== JK ==
Design usb_interface_v1_0, start of the top module:
module usb_interface_v1_0 #
(
	parameter RESET_CYCLES = 100,
	parameter  C_M00_AXI_START_DATA_VALUE	= 32'h00000000,
	parameter  C_M00_AXI_TARGET_SLAVE_BASE_ADDR	= 32'h00000000,
	parameter integer C_M00_AXI_ADDR_WIDTH	= 32,
	parameter integer C_M00_AXI_DATA_WIDTH	= 32,
	parameter integer C_M00_AXI_TRANSACTIONS_NUM	= 4
) (
	input wire [(8 - 1):0] usb_data_in,
	output wire [(8 - 1):0] usb_data_out,
	output wire usb_data_oe,
	input wire [(1 + 4 + 4 + 16)-8-1:0] usb_addr,
	input wire usb_rd_n,
	input wire usb_wr_n,
	input wire usb_ce_n,
	output wire sw_reset_n,
	input wire  m00_axi_aclk,
	input wire  m00_axi_aresetn,
	output wire [C_M00_AXI_ADDR_WIDTH-1 : 0] m00_axi_awaddr,
	output wire [2 : 0] m00_axi_awprot,
	output wire  m00_axi_awvalid,
	input wire  m00_axi_awready,
	output wire [C_M00_AXI_DATA_WIDTH-1 : 0] m00_axi_wdata,
	output wire [C_M00_AXI_DATA_WIDTH/8-1 : 0] m00_axi_wstrb,
	output wire  m00_axi_wvalid,
	input wire  m00_axi_wready,
	input wire [1 : 0] m00_axi_bresp,
	input wire  m00_axi_bvalid,
	output wire  m00_axi_bready,
	output wire [C_M00_AXI_ADDR_WIDTH-1 : 0] m00_axi_araddr,
	output wire [2 : 0] m00_axi_arprot,
	output wire  m00_axi_arvalid,
	input wire  m00_axi_arready,
	input wire [C_M00_AXI_DATA_WIDTH-1 : 0] m00_axi_rdata,
	input wire [1 : 0] m00_axi_rresp,
	input wire  m00_axi_rvalid,
	output wire  m00_axi_rready
);
	wire [(32 - 1):0] w_addr_from_usb;
	wire [(32 - 1):0] w_usb_write_data;
	wire w_usb_write_valid;
	wire w_usb_write_ready;
	wire [(32 - 1):0] w_usb_read_data;
	wire w_usb_read_req;
	wire w_usb_read_valid;
	wire w_is_output;
	wire [(8 - 1):0] w_usb_in_data;
	wire [(8 - 1):0] w_usb_out_data;
	usb_interface_v1_0_M00_AXI # (
		.C_M_START_DATA_VALUE(C_M00_AXI_START_DATA_VALUE),
		.C_M_TARGET_SLAVE_BASE_ADDR(C_M00_AXI_TARGET_SLAVE_BASE_ADDR),
		.C_M_AXI_ADDR_WIDTH(C_M00_AXI_ADDR_WIDTH),
		.C_M_AXI_DATA_WIDTH(C_M00_AXI_DATA_WIDTH),
		.C_M_TRANSACTIONS_NUM(C_M00_AXI_TRANSACTIONS_NUM)
	) usb_interface_v1_0_M00_AXI_inst (
		.i_addr(w_addr_from_usb),
		.i_write_data(w_usb_write_data),
		.i_write_valid(w_usb_write_valid),
		.o_write_ready(w_usb_write_ready),
		.o_read_data(w_usb_read_data),
		.i_read_req(w_usb_read_req),
  ...
For scale: ~7700 cells after synthesis.
make LEC_CHECK=0 ABC_AREA=1 CAP_MARGIN=10 CELL_PAD_IN_SITES_DETAIL_PLACEMENT=1 CELL_PAD_IN_SITES_GLOBAL_PLACEMENT=3 CORE_MARGIN=10 CORE_UTILIZATION=61 MAX_ROUTING_LAYER=met4 MIN_ROUTING_LAYER=met2 PLACE_DENSITY=0.53 SLEW_MARGIN=20 TNS_END_PERCENT=60 finish   # period 10.0 ns
run.sh (not shown) runs the stock make flow with config.mk's settings and CLKGATE_MAP_FILE=.
Status: JK FAILED at global placement without I/O (tool error)
### JK -> MS
Settings: clearing MAX_ROUTING_LAYER, which used to be met4; putting CTS_CLUSTER_SIZE at 68 where nothing was set; clearing ABC_AREA, which used to be 1; clearing MIN_ROUTING_LAYER, which used to be met2; clearing CELL_PAD_IN_SITES_GLOBAL_PLACEMENT, which used to be 3; swapping 61 for 72 in CORE_UTILIZATION; clearing CELL_PAD_IN_SITES_DETAIL_PLACEMENT, which used to be 1; swapping 10 for 40 in CAP_MARGIN; swapping 60 for 5 in TNS_END_PERCENT; clearing PLACE_DENSITY, which used to be 0.53; swapping 10 for 2 in CORE_MARGIN; swapping 10.0 for 3.05 in the clock period (ns, I/O delays scaled along).
Findings:
When MS is measured against JK, its cell count after synthesis turns out about 33% lower.
MS vs JK: die size down by more than 10%
Note that the number of distinct library cells after synthesis recorded for MS amounts to 1.4 times the value seen in JK.
On proportion of synthesized chip area in sequential cells: MS sits above JK.
For the core utilization before placement, MS came in 11 points higher than JK did.
In MS, aoi/oai-family share of the synthesized area is lower than in JK.
Compared with JK, MS shows width of the die lower by 43 um.
Nothing crashed in MS and all stages finished; the problem is that the final layout failed, the offending checks being negative setup slack.
The chip area from the yosys synthesis statistics in MS sits 1.3% below the value recorded for JK.
Relative to MS, the following input files were edited for AL:
Settings: CTS_CLUSTER_SIZE: 68 -> 40; SETUP_SLACK_MARGIN: unset -> -0.18; TNS_END_PERCENT: 5 -> unset; CTS_CLUSTER_DIAMETER: unset -> 54; CAP_MARGIN: 40 -> 20.
### Flow results
- Nothing crashed in AL and all stages finished; the problem is that the final layout failed, the offending checks being negative setup slack.
- The total global-route track usage of AL falls short of that of MS by 0.90 points.
- On worst supply voltage drop on vdd, MS loses to AL.
- The fraction of power consumed by the clock network number comes out lower for AL vs MS.
- AL leaves less setup margin than MS.
- Final cell count, MS and AL, lower one = AL.
- AL: final count of negative-setup-slack endpoints 610 above MS
- Comparing global-route met2 utilization for MS and AL, the bigger number came from MS.
- From MS to AL the numbers moved as follows: count of clock-net buffers in the final layout has decreased, total number of vias picked up an extra 0.40%.


Starting RTL as in the previous note.
clock: 2.81 ns
lec_check: 0
abc_area: 1
cap_margin: 35
core_aspect_ratio: 1.35
core_margin: 2
core_utilization: 72
cts_cluster_diameter: 36
cts_cluster_size: 10
place_density_lb_addon: 0.2
setup_slack_margin: 0.83
slew_margin: 20
The baseline did not get past 5_1_grt (GRT-0232).
Next try:
ABC_AREA = not set   (was 1)
CAP_MARGIN = 40   (was 35)
CORE_ASPECT_RATIO = not set   (was 1.35)
CTS_CLUSTER_DIAMETER = not set   (was 36)
CTS_CLUSTER_SIZE = 68   (was 10)
HOLD_SLACK_MARGIN = 0.24   (was not set)
PLACE_DENSITY_LB_ADDON = not set   (was 0.2)
SETUP_SLACK_MARGIN = not set   (was 0.83)
clock period = 3.05 ns   (was 2.81 ns; I/O delays follow)
The changed run produced a layout that fails on negative setup slack.
Area after synthesis came out lower by 1.3%.
Die size came out lower by 1.3%.
Synthesized cell count drops by 33%.
Next try:
CAP_MARGIN = 20   (was 40)
CORE_UTILIZATION = 40   (was 72)
CTS_CLUSTER_SIZE = not set   (was 68)
HOLD_SLACK_MARGIN = not set   (was 0.24)
PLACE_DENSITY = 0.6   (was not set)
clock period = 10.0 ns   (was 3.05 ns; I/O delays follow)
- This time the run finished clean
- final cell count goes up by 8.6%
- wire length fell by 8.9%
- die size climbs by 79%
Next try:
ABC_AREA = 0   (was not set)
CAP_MARGIN = 35   (was 20)
CELL_PAD_IN_SITES_GLOBAL_PLACEMENT = 1   (was not set)
CORE_ASPECT_RATIO = 0.9   (was not set)
CORE_UTILIZATION = 72   (was 40)
CTS_CLUSTER_DIAMETER = 170   (was not set)
GPL_ROUTABILITY_DRIVEN = 0   (was not set)
GPL_TIMING_DRIVEN = 0   (was not set)
MAX_ROUTING_LAYER = met4   (was not set)
PLACE_DENSITY = not set   (was 0.6)
SETUP_SLACK_MARGIN = 0.01   (was not set)
TNS_END_PERCENT = 80   (was not set)
Outcome: Worst setup slack loses 850 ps. Power shrinks by about 1.8%. Final area increases by about 1%. Sequential cell count does not change. Die size falls by about 44%.
Next try:
ABC_AREA = 1   (was 0)
CAP_MARGIN = 10   (was 35)
CELL_PAD_IN_SITES_DETAIL_PLACEMENT = 2   (was not set)
CORE_ASPECT_RATIO = not set   (was 0.9)
CORE_MARGIN = 10   (was 2)
CORE_UTILIZATION = 68   (was 72)
CTS_CLUSTER_DIAMETER = not set   (was 170)
GPL_ROUTABILITY_DRIVEN = not set   (was 0)
GPL_TIMING_DRIVEN = not set   (was 0)
MAX_ROUTING_LAYER = not set   (was met4)
PLACE_DENSITY = 0.6   (was not set)
SETUP_SLACK_MARGIN = not set   (was 0.01)
TNS_END_PERCENT = not set   (was 80)
With this change the flow never finished: it broke off in 3_1_place_gp_skip_io.
Die area grows by about 19%.
Synthesized cell count rises by 49%.
Area after synthesis rose by 1.3%.
Next try:
CAP_MARGIN = 20   (was 10)
CELL_PAD_IN_SITES_DETAIL_PLACEMENT = not set   (was 2)
CELL_PAD_IN_SITES_GLOBAL_PLACEMENT = not set   (was 1)
CORE_UTILIZATION = 40   (was 68)
HOLD_SLACK_MARGIN = 0.16   (was not set)
This time the run finished with timing, DRC and antenna clean. Synthesized cell count is unchanged. Area after synthesis is unchanged. Die size is higher by 65%.


usb_interface_v1_0 again, from the RTL that the note above started with.
make LEC_CHECK=0 CAP_MARGIN=20 CORE_MARGIN=2 CORE_UTILIZATION=70 CTS_CLUSTER_DIAMETER=54 CTS_CLUSTER_SIZE=40 SETUP_SLACK_MARGIN=0.84 SLEW_MARGIN=20 finish   # period 3.39 ns
The first run ran to the end with no violations.
Next try:
--- a/flow/config.mk
+++ b/flow/config.mk
@@ -8,7 +8,6 @@
 export CAP_MARGIN = 20
 export CORE_MARGIN = 2
-export CORE_UTILIZATION = 70
-export CTS_CLUSTER_DIAMETER = 54
-export CTS_CLUSTER_SIZE = 40
-export SETUP_SLACK_MARGIN = 0.84
+export CORE_UTILIZATION = 40
+export PLACE_DENSITY = 0.6
+export SETUP_SLACK_MARGIN = 1.21
 export SLEW_MARGIN = 20
==> flow/constraint.sdc (replaced) <==
create_clock -name core_clock -period 5.49 [get_ports {m00_axi_aclk}]
set_input_delay 1.0980 -clock core_clock [delete_from_list [all_inputs] [get_ports {m00_axi_aclk}]]
set_output_delay 1.0980 -clock core_clock [all_outputs]
set_load 0.01 [all_outputs]
- The changed run finished with timing, DRC and antenna clean
- sequential power falls by well over a third
- final area falls by a few percent
- sequential share of layout area climbs by 2.9 points
- clock-buffer cell count rose by 120
- register-to-register slack is better by 1200 ps
- global-route usage falls by 20 points
- total power is lower by well over a third
- first-iteration DRC count falls by well over a third
- final cell count increases by a little under a tenth
- worst setup slack is better by 1200 ps
- synthesized area is unchanged


Setup of wip/ember:
usb_interface_v1_0 again, from the RTL that the note above started with.
Settings: LEC_CHECK=0, ABC_AREA=1, CAP_MARGIN=35, CELL_PAD_IN_SITES_GLOBAL_PLACEMENT=1, CORE_ASPECT_RATIO=0.9, CORE_MARGIN=2, CORE_UTILIZATION=72, GPL_ROUTABILITY_DRIVEN=0, MAX_ROUTING_LAYER=met4, SETUP_SLACK_MARGIN=0.01, SLEW_MARGIN=20, TNS_END_PERCENT=80; clock period 10.0 ns.
Flow for wip/ember halted at global placement without I/O, error code GPL-0301.
#### Input delta (wip/violet over wip/ember)
==> flow/config.mk <==
export PLATFORM = sky130hd
export DESIGN_NAME = usb_interface_v1_0
export DESIGN_NICKNAME = usb_interface_v1_0
export VERILOG_FILES = /design/flow/design.v
export SDC_FILE = /design/flow/constraint.sdc
export NUM_CORES = 4
export LEC_CHECK = 0
export CAP_MARGIN = 20
export CORE_MARGIN = 2
export CORE_UTILIZATION = 66
export SLEW_MARGIN = 20
==> flow/constraint.sdc <==
create_clock -name core_clock -period 3.18 [get_ports {m00_axi_aclk}]
set_input_delay 0.6360 -clock core_clock [delete_from_list [all_inputs] [get_ports {m00_axi_aclk}]]
set_output_delay 0.6360 -clock core_clock [all_outputs]
set_load 0.01 [all_outputs]
==> results <==
- Sort wip/ember and wip/violet by vertical die size, descending, and wip/violet comes first.
- Relative to wip/ember, synthesized area has decreased by 1.3% in wip/violet.
- Of wip/ember and wip/violet, the run reporting the higher mux cell area share after synthesis was wip/violet.
- [wip/violet] flow finished | final checks: failed | reasons: negative setup slack
- Delta(number of distinct library cell variants in the gate-level netlist after synthesis, wip/violet - wip/ember) > 0
Changes in wip/tundra relative to wip/violet:
-- flow/config.mk --
<<< wip/violet, line 9
export CORE_MARGIN = 2
export CORE_UTILIZATION = 66
export SLEW_MARGIN = 20
>>> wip/tundra, line 9
export CORE_MARGIN = 2
export CORE_UTILIZATION = 70
export CTS_CLUSTER_SIZE = 33
export PLACE_DENSITY = 0.6
export SLEW_MARGIN = 20
==> flow/constraint.sdc <==
create_clock -name core_clock -period 4.51 [get_ports {m00_axi_aclk}]
set_input_delay 0.9020 -clock core_clock [delete_from_list [all_inputs] [get_ports {m00_axi_aclk}]]
set_output_delay 0.9020 -clock core_clock [all_outputs]
set_load 0.01 [all_outputs]
Notes after the runs:
wip/tundra finished every step from synthesis to the final layout, and the layout passed the timing, DRC and antenna checks. wip/violet reports its timing endpoint of the critical path as command_control_inst.read_buffer.ram[2][6] while wip/tundra reports m00_axi_rready. wip/tundra against wip/violet: combinational cell fraction of total power decreased 1.4 points, sum of internal, switching and leakage power decreased 30%. wip/tundra: post-detailed-placement cell area lower than wip/violet. On routed wire length, wip/violet loses to wip/tundra. As far as critical path buffer and inverter count goes, wip/tundra and wip/violet are indistinguishable; the numbers are identical.
The inputs of wip/maple differ from those of wip/tundra as listed below.
-- flow/config.mk --
<<< wip/tundra, line 9
export CORE_MARGIN = 2
export CORE_UTILIZATION = 70
export CTS_CLUSTER_SIZE = 33
export PLACE_DENSITY = 0.6
export SLEW_MARGIN = 20
>>> wip/maple, line 9
export CORE_MARGIN = 2
export CORE_UTILIZATION = 66
export HOLD_SLACK_MARGIN = -0.09
export SETUP_SLACK_MARGIN = -0.41
export SLEW_MARGIN = 20
==> flow/constraint.sdc <==
create_clock -name core_clock -period 7.5 [get_ports {m00_axi_aclk}]
set_input_delay 1.5000 -clock core_clock [delete_from_list [all_inputs] [get_ports {m00_axi_aclk}]]
set_output_delay 1.5000 -clock core_clock [all_outputs]
set_load 0.01 [all_outputs]
Notes after the runs:
- wip/maple closes out successfully: all stages finished, all timing, DRC and antenna checks passed.
- [wip/maple vs wip/tundra] layout overhead on the synthesized area: lower in wip/maple
- wip/tundra → wip/maple: net switching power figure moved down; fraction of area in clock buffers and inverters saw little to no change; share of total power in the clock network lower; final design instance area without fill down about 1.2%.
- wip/maple -> wip/tundra: final number of hold-violating endpoints delta 0, exact match
- wip/maple vs. wip/tundra: utilization of the core after routing -6.1 points, longest individual stage delay on the worst path increased 0.24 ns.
Setup changes, wip/maple to wip/amber
-- flow/config.mk --
<<< wip/maple, line 9
export CORE_MARGIN = 2
export CORE_UTILIZATION = 66
export HOLD_SLACK_MARGIN = -0.09
export SETUP_SLACK_MARGIN = -0.41
export SLEW_MARGIN = 20
>>> wip/amber, line 9
export CORE_MARGIN = 2
export CORE_UTILIZATION = 57
export CTS_CLUSTER_SIZE = 99
export PLACE_DENSITY = 0.6
export SETUP_SLACK_MARGIN = 0.71
export SLEW_MARGIN = 20
==> flow/constraint.sdc <==
create_clock -name core_clock -period 4.68 [get_ports {m00_axi_aclk}]
set_input_delay 0.9360 -clock core_clock [delete_from_list [all_inputs] [get_ports {m00_axi_aclk}]]
set_output_delay 0.9360 -clock core_clock [all_outputs]
set_load 0.01 [all_outputs]
==> comparison <==
On relative contribution of combinational cells to total power: wip/amber sits above wip/maple.
Per the comparison of wip/amber with wip/maple, count of clock-buffer cells in the layout now sits lower, power dissipated in sequential cells now sits higher.
Diff wip/maple -> wip/amber | non-clock buffer total of the final layout | increase of 31%
In wip/amber relative to wip/maple, power had gone up by more than half.
For wip/amber, the end point of the critical path was command_control_inst.r_response_out[2], unlike wip/maple, where it was command_control_inst.r_read_data_len[2].
wip/amber against wip/maple: pre-placement core utilization lost 8.8 points, clock latency reported for the late side of the worst-skew pair did not really move.
Clock network power share was lower in wip/amber than in wip/maple.
The lower number of iterations in the first detailed-routing pass of wip/maple and wip/amber is in wip/maple.
Setup slack, wip/maple and wip/amber, higher one = wip/maple.
Power is estimated from default activity; no workload was simulated.
